oak:
// arkanoid_audio
module arkanoid_audio
(
	input                clk_48m,
	input                reset,       
	input          [9:0] sound_raw,   
	input                pause,
	input                vol_boost,
	output signed [15:0] sound
);
==> flow/config.mk <==
export PLATFORM = sky130hd
export DESIGN_NAME = arkanoid_audio
export DESIGN_NICKNAME = arkanoid_audio
export VERILOG_FILES = /design/flow/design.v
export SDC_FILE = /design/flow/constraint.sdc
export NUM_CORES = 4
export LEC_CHECK = 0
export CAP_MARGIN = 20
export CORE_MARGIN = 2
export CORE_UTILIZATION = 67
export CTS_CLUSTER_DIAMETER = 146
export CTS_CLUSTER_SIZE = 98
export PLACE_DENSITY = 0.4
export SETUP_SLACK_MARGIN = -1.74
export SLEW_MARGIN = 20
==> flow/constraint.sdc <==
create_clock -name core_clock -period 20.0 [get_ports {clk_48m}]
set_input_delay 4.0000 -clock core_clock [delete_from_list [all_inputs] [get_ports {clk_48m}]]
set_output_delay 4.0000 -clock core_clock [all_outputs]
set_load 0.01 [all_outputs]
run.sh (not shown) runs the stock make flow with config.mk's settings and CLKGATE_MAP_FILE=.
Here is what was changed in the inputs of pine compared with oak.
Settings: an added CELL_PAD_IN_SITES_DETAIL_PLACEMENT of 2; an added HOLD_SLACK_MARGIN of 0.19; a deleted PLACE_DENSITY that had been 0.4; an added ABC_AREA of 1; a change of CORE_UTILIZATION from 67 to 40; a deleted SETUP_SLACK_MARGIN that had been -1.74; a deleted CTS_CLUSTER_SIZE that had been 98; a deleted CTS_CLUSTER_DIAMETER that had been 146.
==> comparison <==
Compared with oak, via count in pine increased by more than 10%. Area after synthesis deteriorates in pine relative to oak. A critical path's slowest cell of sky130_fd_sc_hd__fa_1 is what oak shows, while sky130_fd_sc_hd__dfxtp_1 belongs to pine. lpf.lpf6db.x0[8]$_SDFFE_PN0P_ as the beginning of the critical path was reported by oak, and lpf.lpf6db.x0[15]$_SDFFE_PN0P_ by pine. pine vs. oak: cell area +1300 sq um; unique cell type count in the Yosys netlist -30. Compared with oak, pine shows worst path setup slack after routing lower by 1.06 ns.
The inputs of birch differ from those of pine as listed below.
Settings: HOLD_SLACK_MARGIN removed (was 0.19); ABC_AREA removed (was 1); CELL_PAD_IN_SITES_DETAIL_PLACEMENT removed (was 2); the clock period (ns, I/O delays scaled along) changed from 20.0 to 10.3.
==> results <==
Compared with pine, in birch count of fill cells added during filler insertion went down, later-pin clock latency in the skew report went down, count of plain and timing-repair buffers in the layout went up, post-layout worst setup margin went down, wire length after detailed routing went down. The run showing the greater number of gates on the worst path with buffers counted is birch. birch against pine; summed area of non-filler cells in the final layout is down by a few percent. HPWL after detailed placement: lower on birch. Static power due to leakage was lower in the run labelled birch. Going from pine to birch, time the worst path needs with I/O delays and setup decreased 1.48 ns, cell total in the yosys stat output decreased 374.
Input-level comparison between maple and birch:
Settings: CORE_UTILIZATION changed from 40 to 71; SETUP_SLACK_MARGIN newly set to 2.61; CTS_CLUSTER_DIAMETER newly set to 29; the clock period (ns, I/O delays scaled along) changed from 10.3 to 9.3.
## What came out
- maple completed end to end; final checks failed (negative setup slack).
- Proportion of power drawn by the clock network was higher in birch than in maple.
- Going from birch to maple, routed length on met2 rose 12%; area enclosed by the die boundary went down; setup slack of the most critical reg-to-reg path now smaller.
- maple: combinational share of power 3.7 points above birch
- birch was smaller in final cell area than maple.
- Number of H-tree levels: birch vs maple, no meaningful difference
- Startpoint of the worst setup timing path: lpf.lpf6db.x0[11]$_SDFFE_PN0P_ -> maple, lpf.lpf6db.x0[8]$_SDFFE_PN0P_ -> birch
- Summary of the comparison: non-clock buffer count is higher in maple, relative to birch.
- Comparing birch and maple, setup slack is higher on birch.
- Of birch and maple, birch shows the higher required time at the endpoint of the critical path, with maple below it.
- The first-iteration DRC count of maple was inferior to that of birch.
[inputs] cedar vs maple
Settings: a change of SETUP_SLACK_MARGIN from 2.61 to -0.35; a deleted CTS_CLUSTER_DIAMETER that had been 29; a change of the clock period (ns, I/O delays scaled along) from 9.3 to 8.26.
[summary]
maple -> cedar: latest clock arrival within the worst-skew pair flat. Final checks on cedar, whose flow otherwise completed, came back failing, citing negative setup slack. cedar: total vias in the final route about 7% above maple. Summary of the comparison: setup slack is lower in cedar, relative to maple. Compared to maple, cedar has routability-driven placement congestion ratio 0.046 higher. Relative to maple, final net count has increased by 148 in cedar. Against maple, routed wire length in cedar rose by a little under 10%. A uppermost layer routed of met5 is what cedar shows, while met4 belongs to maple. Of the two values seen for startpoint of the worst setup timing path, lpf.lpf6db.x0[9]$_SDFFE_PN0P_ was produced by cedar and lpf.lpf6db.x0[11]$_SDFFE_PN0P_ by maple. cedar: number of cells on the critical path is about 2.6% lower than what maple reported. cedar against maple: power now sits higher, number of fill cells in the layout now sits lower.

---

The RTL this note starts from:
==> flow/design.v <==
module jt49_dcrm2 #(parameter sw=8) (
    input                clk,
    input                cen,
    input                rst,
    input         [sw-1:0]  din,
    output signed [sw-1:0]  dout
);
localparam dw=10;  
reg  signed [sw+dw:0] integ, exact, error;
reg  signed [sw:0] pre_dout;
reg signed [sw:0] q;
always @(*) begin
    exact = integ+error;
    q = exact[sw+dw:dw];
    pre_dout  = { 1'b0, din } - q;
end
assign dout = pre_dout[sw-1:0];
always @(posedge clk)
    if( rst ) begin
        integ <= {sw+dw+1{1'b0}};
        error <= {sw+dw+1{1'b0}};
    end else if( cen ) begin
        integ <= integ + pre_dout;  
        error <= exact-{q, {dw{1'b0}}};
    end
endmodule
module iir_1st_order
#(
	parameter COEFF_WIDTH = 18,
	parameter COEFF_SCALE = 15,
	parameter DATA_WIDTH  = 16,
	parameter COUNT_BITS  = 10
)
(
	input clk,
	input reset,
	input [COUNT_BITS - 1 : 0] div,
	input signed [COEFF_WIDTH - 1 : 0] A2, B1, B2,
   input signed [DATA_WIDTH - 1 :0] in,
   output [DATA_WIDTH - 1:0] out
);
	reg signed [DATA_WIDTH-1:0] x0,x1,y0;
	reg signed [DATA_WIDTH + COEFF_WIDTH - 1 : 0] out32;
	reg [COUNT_BITS - 1:0] count;
	assign out = y0;
	always @ (*) begin
		out32 <= (B1*x0 + B2*x1) - A2*y0;  
	end
	always @ (posedge clk) begin
		if(reset) begin
			count <= 0;
			x0 <= 0;
			x1 <= 0;
			y0 <= 0;
		end
		else begin
			count <= count + 1'd1;
			if (count == div - 1) begin
					count <= 0;
					y0 <= {out32[DATA_WIDTH + COEFF_WIDTH - 1] , out32[COEFF_SCALE + DATA_WIDTH - 2 : COEFF_SCALE]};
					x1 <= x0;
					x0 <= in;
			end
		end
	end
endmodule  
module iir_2nd_order
#(
	parameter COEFF_WIDTH = 18,
	parameter COEFF_SCALE = 14,
	parameter DATA_WIDTH  = 16,
	parameter COUNT_BITS  = 10
)
(
	input clk,
	input reset,
	input [COUNT_BITS - 1 : 0] div,
	input signed [COEFF_WIDTH - 1 : 0] A2, A3, B1, B2, B3,
   input signed [DATA_WIDTH - 1 : 0] in,
   output [DATA_WIDTH - 1 : 0] out
);
	reg signed [DATA_WIDTH-1 : 0] x0,x1,x2;
	reg signed [DATA_WIDTH-1 : 0] y0,y1;
	reg signed [(DATA_WIDTH + COEFF_WIDTH - 1) : 0] out32;
	reg [COUNT_BITS : 0] count;
	assign out = y0;
	always @ (*) begin
		out32 <= (B1*x0 + B2*x1 + B3*x2) - (A2*y0 + A3*y1);  
	end
	always @ (posedge clk) begin
		if(reset) begin
			count <=  0;
			x0 <= 0;
			x1 <= 0;
			x2 <= 0;
			y0 <= 0;
			y1 <= 0; 
		end
		else begin
			count <= count + 1'd1;
			if (count == div - 1) begin
					count <= 0;
					y1 <= y0;
					y0 <= {out32[DATA_WIDTH + COEFF_WIDTH - 1] , out32[(DATA_WIDTH + COEFF_SCALE - 2) : COEFF_SCALE]};
					x2 <= x1;
					x1 <= x0;
					x0 <= in;
			end
		end
	end
endmodule  
module arkanoid_lpf(
	input clk,
	input reset,
	input signed [15:0] in,
	output signed [15:0] out);
	wire [9:0] div = 10'd256;  
	wire signed [17:0] A2;
	wire signed [17:0] B2;
	wire signed [17:0] B1;
	wire signed [15:0] audio_post_lpf1;
	assign A2 = -18'd18211;
	assign B1 = 18'd7278;
	assign B2 = 18'd7278;
	iir_1st_order lpf6db(.clk(clk),
								.reset(reset),
								.div(div),
								.A2(A2),
								.B1(B1),
								.B2(B2),
								.in(in),
								.out(audio_post_lpf1)); 
	assign out = audio_post_lpf1;
endmodule
module arkanoid_audio
(
	input                clk_48m,
	input                reset,       
	input          [9:0] sound_raw,   
	input                pause,
	input                vol_boost,
	output signed [15:0] sound
);
reg [8:0] div;
always @(posedge clk_48m) begin
	if(!reset)
		div <= 9'd0;
	else
		div <= div + 9'd1;
end
wire dcrm_cen = !div;
wire signed [15:0] sound_dcrm;
jt49_dcrm2 #(16) dcrm
(
	.clk(clk_48m),
	.cen(dcrm_cen),
	.rst(~reset),
	.din({5'd0, sound_raw}),
	.dout(sound_dcrm)
);
wire signed [15:0] sound_filtered;
arkanoid_lpf lpf
(
	.clk(clk_48m),
	.reset(~reset),
	.in(sound_dcrm),
	.out(sound_filtered)
);
assign sound = pause ? 16'd0 : vol_boost ? (sound_filtered <<< 16'd5) : (sound_filtered <<< 16'd4);
endmodule
clock: 8.82 ns
lec_check: 0
abc_area: 1
cap_margin: 20
core_aspect_ratio: 1.45
core_margin: 2
core_utilization: 72
cts_cluster_size: 10
place_density: 0.42
setup_slack_margin: 0.97
slew_margin: 20
tns_end_percent: 15
The baseline did not get past 5_1_grt with GRT-0232.
Then changed:
==> flow/config.mk (replaced) <==
export PLATFORM = sky130hd
export DESIGN_NAME = arkanoid_audio
export DESIGN_NICKNAME = arkanoid_audio
export VERILOG_FILES = /design/flow/design.v
export SDC_FILE = /design/flow/constraint.sdc
export NUM_CORES = 4
export LEC_CHECK = 0
export CAP_MARGIN = 20
export CORE_MARGIN = 2
export CORE_UTILIZATION = 60
export SETUP_SLACK_MARGIN = 3.16
export SLEW_MARGIN = 20
==> flow/constraint.sdc (replaced) <==
create_clock -name core_clock -period 13.3 [get_ports {clk_48m}]
set_input_delay 2.6600 -clock core_clock [delete_from_list [all_inputs] [get_ports {clk_48m}]]
set_output_delay 2.6600 -clock core_clock [all_outputs]
set_load 0.01 [all_outputs]
Outcome: Now the flow finished with timing, DRC and antenna clean; synthesized cell count is lower by 13%; die size goes up by 15%; synthesized area drops by 3.7%.
Then changed:
--- a/flow/config.mk
+++ b/flow/config.mk
@@ -8,5 +8,6 @@
 export CAP_MARGIN = 20
 export CORE_MARGIN = 2
-export CORE_UTILIZATION = 60
-export SETUP_SLACK_MARGIN = 3.16
+export CORE_UTILIZATION = 69
+export CTS_CLUSTER_DIAMETER = 374
+export CTS_CLUSTER_SIZE = 98
 export SLEW_MARGIN = 20
==> flow/constraint.sdc (replaced) <==
create_clock -name core_clock -period 8.89 [get_ports {clk_48m}]
set_input_delay 1.7780 -clock core_clock [delete_from_list [all_inputs] [get_ports {clk_48m}]]
set_output_delay 1.7780 -clock core_clock [all_outputs]
set_load 0.01 [all_outputs]
With this change the flow produced a layout that fails on negative setup slack.
Combinational power climbs by well over a third.
Maximum frequency rose by a few percent.
Non-clock buffer count came out higher by 196.
Wire length rises by a little under a tenth.
Count of clock-buffer cells in the layout fell by 1.
Area after synthesis stays the same.
Then changed:
==> flow/config.mk (replaced) <==
export PLATFORM = sky130hd
export DESIGN_NAME = arkanoid_audio
export DESIGN_NICKNAME = arkanoid_audio
export VERILOG_FILES = /design/flow/design.v
export SDC_FILE = /design/flow/constraint.sdc
export NUM_CORES = 4
export LEC_CHECK = 0
export CAP_MARGIN = 20
export CELL_PAD_IN_SITES_DETAIL_PLACEMENT = 0
export CORE_ASPECT_RATIO = 0.89
export CORE_MARGIN = 7
export CORE_UTILIZATION = 20
export CTS_CLUSTER_SIZE = 55
export GPL_ROUTABILITY_DRIVEN = 0
export HOLD_SLACK_MARGIN = 0.12
export MAX_ROUTING_LAYER = met4
export MIN_ROUTING_LAYER = met2
export PLACE_DENSITY_LB_ADDON = 0.09
export SLEW_MARGIN = 40
The new run finished with negative setup slack left; global-route usage shrinks by 16 points; routed wire length grows by 27%; core utilization shrinks by 55 points; clock-buffer cell count stays the same.
Then changed:
--- a/flow/config.mk
+++ b/flow/config.mk
@@ -8,12 +8,13 @@
 export CAP_MARGIN = 20
 export CELL_PAD_IN_SITES_DETAIL_PLACEMENT = 0
-export CORE_ASPECT_RATIO = 0.89
+export CORE_ASPECT_RATIO = 0.5
 export CORE_MARGIN = 7
 export CORE_UTILIZATION = 20
-export CTS_CLUSTER_SIZE = 55
+export CTS_CLUSTER_DIAMETER = 292
+export CTS_CLUSTER_SIZE = 99
 export GPL_ROUTABILITY_DRIVEN = 0
 export HOLD_SLACK_MARGIN = 0.12
 export MAX_ROUTING_LAYER = met4
-export MIN_ROUTING_LAYER = met2
-export PLACE_DENSITY_LB_ADDON = 0.09
+export MIN_ROUTING_LAYER = met1
+export PLACE_DENSITY = 0.64
 export SLEW_MARGIN = 40
After rerunning: The new run reached the layout checks and failed them: negative setup slack; cell area came out lower by 3.3%; cell count came out lower by 1.6%; core utilization came out lower by 0.78 points; sequential share of layout area came out higher by 0.21 points.
Power is estimated from default activity; no workload was simulated.
